==> flow/design.v (excerpt) <==
module ALU_16_bit(
input wire [15:0] A,
input wire [15:0] B,
input wire [3:0] ALU_FUN,
input wire clk,
output reg [15:0] ALU_OUT,
output reg Carry_Flag,
output reg Arith_Flag,
output reg Logic_Flag,
output reg CMP_Flag,
output reg Shift_Flag
);
==> flow/config.mk <==
export PLATFORM = sky130hd
export DESIGN_NAME = ALU_16_bit
export DESIGN_NICKNAME = ALU_16_bit
export VERILOG_FILES = /design/flow/design.v
export SDC_FILE = /design/flow/constraint.sdc
export NUM_CORES = 4
export LEC_CHECK = 0
export CAP_MARGIN = 20
export CORE_MARGIN = 2
export CORE_UTILIZATION = 59
export SLEW_MARGIN = 20
==> flow/constraint.sdc <==
create_clock -name core_clock -period 15.5 [get_ports {clk}]
set_input_delay 3.1000 -clock core_clock [delete_from_list [all_inputs] [get_ports {clk}]]
set_output_delay 3.1000 -clock core_clock [all_outputs]
set_load 0.01 [all_outputs]
run.sh (not shown) runs the stock make flow with config.mk's settings and CLKGATE_MAP_FILE=.
The starting point did not get past global routing (GRT-0232).
Rerun with:
- CORE_UTILIZATION: 59 -> 40
- clock period: 15.5 -> 31.0 ns (I/O delays scaled with it)
This time the run completed with no timing, DRC or antenna violations.
Die size climbs by well over a third.
Synthesized area does not change.
Synthesized cell count stays the same.

== alpha ==
ALU_16_bit again, from the RTL that the note above started with.
==> flow/config.mk <==
export PLATFORM = sky130hd
export DESIGN_NAME = ALU_16_bit
export DESIGN_NICKNAME = ALU_16_bit
export VERILOG_FILES = /design/flow/design.v
export SDC_FILE = /design/flow/constraint.sdc
export NUM_CORES = 4
export LEC_CHECK = 0
export ABC_AREA = 1
export CAP_MARGIN = 15
export CORE_ASPECT_RATIO = 0.5
export CORE_MARGIN = 2
export CORE_UTILIZATION = 72
export CTS_CLUSTER_DIAMETER = 338
export CTS_CLUSTER_SIZE = 98
export GPL_ROUTABILITY_DRIVEN = 0
export GPL_TIMING_DRIVEN = 0
export PLACE_DENSITY = 0.83
export SLEW_MARGIN = 20
export TNS_END_PERCENT = 15
==> flow/constraint.sdc <==
create_clock -name core_clock -period 31.0 [get_ports {clk}]
set_input_delay 6.2000 -clock core_clock [delete_from_list [all_inputs] [get_ports {clk}]]
set_output_delay 6.2000 -clock core_clock [all_outputs]
set_load 0.01 [all_outputs]
The final layout from alpha, which completed every stage, passed the timing, design-rule and antenna checks at the end of the flow.
#### Input delta (beta over alpha)
==> flow/config.mk <==
export PLATFORM = sky130hd
export DESIGN_NAME = ALU_16_bit
export DESIGN_NICKNAME = ALU_16_bit
export VERILOG_FILES = /design/flow/design.v
export SDC_FILE = /design/flow/constraint.sdc
export NUM_CORES = 4
export LEC_CHECK = 0
export ABC_AREA = 1
export CAP_MARGIN = 20
export CORE_ASPECT_RATIO = 0.72
export CORE_MARGIN = 2
export CORE_UTILIZATION = 40
export HOLD_SLACK_MARGIN = -0.03
export SLEW_MARGIN = 20
export TNS_END_PERCENT = 10
[summary]
- beta completed end to end with timing, DRC and antenna clean.
- [compare] base=alpha new=beta: detailed route wirelength on metal2 picked up an extra 6.2%, combinational power went up by about 2%, number of global-route vias before repair moved down.
Changes in gamma relative to beta:
--- a/flow/config.mk
+++ b/flow/config.mk
@@ -7,9 +7,9 @@
 export LEC_CHECK = 0
-export ABC_AREA = 1
 export CAP_MARGIN = 20
-export CORE_ASPECT_RATIO = 0.72
+export CELL_PAD_IN_SITES_GLOBAL_PLACEMENT = 3
+export CORE_ASPECT_RATIO = 0.95
 export CORE_MARGIN = 2
 export CORE_UTILIZATION = 40
-export HOLD_SLACK_MARGIN = -0.03
-export SLEW_MARGIN = 20
+export GPL_TIMING_DRIVEN = 0
+export SLEW_MARGIN = 30
 export TNS_END_PERCENT = 10
Findings:
HPWL reported at the end of detailed placement: lower on beta. Per the comparison of gamma with beta, via total after detailed routing shows an increase of 463, switching power as a share of total power decreased by 1.6 points relative to the old numbers, arithmetic-cell share of the synthesized area counting full adders, half adders and majority gates rose by 0.31 points, parity-gate share of the synthesized area counting xor and xnor cells has increased.
The following lists how delta was set up differently from gamma:
==> flow/config.mk <==
export PLATFORM = sky130hd
export DESIGN_NAME = ALU_16_bit
export DESIGN_NICKNAME = ALU_16_bit
export VERILOG_FILES = /design/flow/design.v
export SDC_FILE = /design/flow/constraint.sdc
export NUM_CORES = 4
export LEC_CHECK = 0
export ABC_AREA = 1
export CAP_MARGIN = 15
export CORE_ASPECT_RATIO = 0.5
export CORE_MARGIN = 2
export CORE_UTILIZATION = 70
export CTS_CLUSTER_DIAMETER = 338
export CTS_CLUSTER_SIZE = 98
export GPL_ROUTABILITY_DRIVEN = 0
export GPL_TIMING_DRIVEN = 0
export PLACE_DENSITY = 0.6
export SLEW_MARGIN = 20
export TNS_END_PERCENT = 15
## What came out
- Run comparison: gamma worst setup path startpoint B[7]; delta worst setup path startpoint B[10]
- Comparing delta with gamma, the proportion of cell area spent on the clock network came out essentially unchanged.
- Number of nets in the finished design in delta is about 9% higher than in gamma
- When delta is set beside gamma, its switching power turns out to be 0.089 mW smaller.
- Every stage of the flow completed for delta, and the final layout passed the timing, design-rule and antenna checks.
- Total non-filler cell area in the finished layout (gamma / delta): 1.13
- Taking gamma as the reference, in delta worst hold margin saw an increase; via count saw an increase.

## run A
ALU_16_bit again, from the RTL that the note above started with.
==> flow/design.v (excerpt) <==
module ALU_16_bit(
input wire [15:0] A,
input wire [15:0] B,
input wire [3:0] ALU_FUN,
input wire clk,
output reg [15:0] ALU_OUT,
output reg Carry_Flag,
output reg Arith_Flag,
output reg Logic_Flag,
output reg CMP_Flag,
output reg Shift_Flag
);
Settings: LEC_CHECK=0, CAP_MARGIN=20, CORE_MARGIN=2, CORE_UTILIZATION=65, CTS_CLUSTER_DIAMETER=339, HOLD_SLACK_MARGIN=-0.09, SETUP_SLACK_MARGIN=-0.16, SLEW_MARGIN=20, TNS_END_PERCENT=5; clock period 29.3 ns.
Run A did not run to completion, as it errored out during global routing.
Input-level comparison between run B and run A:
Settings: HOLD_SLACK_MARGIN removed (was -0.09); SETUP_SLACK_MARGIN changed from -0.16 to -2.0.
### Flow results
Finished, but not clean: run B, with setup timing. Run B -> run A: netlist area before placement delta 0, exact match. Run B vs. run A: cell total after placement now sits at about the same level; final HPWL from detailed placement shrank by about 1.8%; post-synthesis instance total closely matched the old numbers. When the final numbers for run A and run B were put side by side, the post-placement worst setup slack turned out to be smaller in run B. Status: simple-gate portion of the synthesized area parity (run A, run B). Run B — post-detailed-placement cell area 0.80% lower, run A as reference.
Edits applied to the flow inputs when going from run B to run C:
Settings: removing CTS_CLUSTER_DIAMETER (formerly 339); removing TNS_END_PERCENT (formerly 5); changing CORE_UTILIZATION from 65 to 48; removing SETUP_SLACK_MARGIN (formerly -2.0); changing the clock period (ns, I/O delays scaled along) from 29.3 to 30.6.
Notes after the runs:
No stage failed in run C, and the final checks on the layout all came back clean. The cell area of run C is higher than that of run B. In run C the static power due to leakage turned out 0.000084 uW higher than in run B. Between run C and run B, the difference in clock share of power is negligible. The part of the total power dissipated in combinational logic in run C was lower than what run B gave. Per the comparison of run C with run B, chip footprint increased by 0.0079 mm^2 relative to the old numbers; stage delay of the slowest cell on the critical path moved down.
For run D, these inputs were changed with respect to run C:
Settings: an added SETUP_SLACK_MARGIN of -2.0; a change of CORE_UTILIZATION from 48 to 58; a change of the clock period (ns, I/O delays scaled along) from 30.6 to 29.3.
--- outcome ---
Finished, but not clean: run D, with setup timing.
Min power across run D and run C: run C
Taking run C as the reference, in run D count of non-CTS buffers in the layout +33, sequential share of layout area flat.
Run D vs run C, highest metal layer used by the detailed router: met4 vs met5
Modified inputs, run E compared to run D
Settings: a deleted SETUP_SLACK_MARGIN that had been -2.0; a change of CORE_UTILIZATION from 58 to 17; a change of the clock period (ns, I/O delays scaled along) from 29.3 to 39.2.
[summary]
- Run E was carried through to the last stage, and its layout satisfied the timing, design-rule and antenna checks.
- Summary: with run D as the reference, row count in run E moved up by more than half.
- Delta(logic area, run E - run D) < 0
- Delta(cell depth of the worst setup path, run E - run D) < 0
- Diff run D -> run E | wire length of the first global-routing pass | down by a few percent
- [compare] base=run D new=run E: total of fill cells in the finished design rose about 430%; total power now smaller; initial standard-cell utilization of the core has decreased; overall fraction of global-route tracks in use down 32 points; global placer's final weighted congestion decreased 0.085.
- Final clock period utilization by the worst path came out lower on run E than on run D.
Power figures rest on the tool's default switching activity, not on a simulated workload.
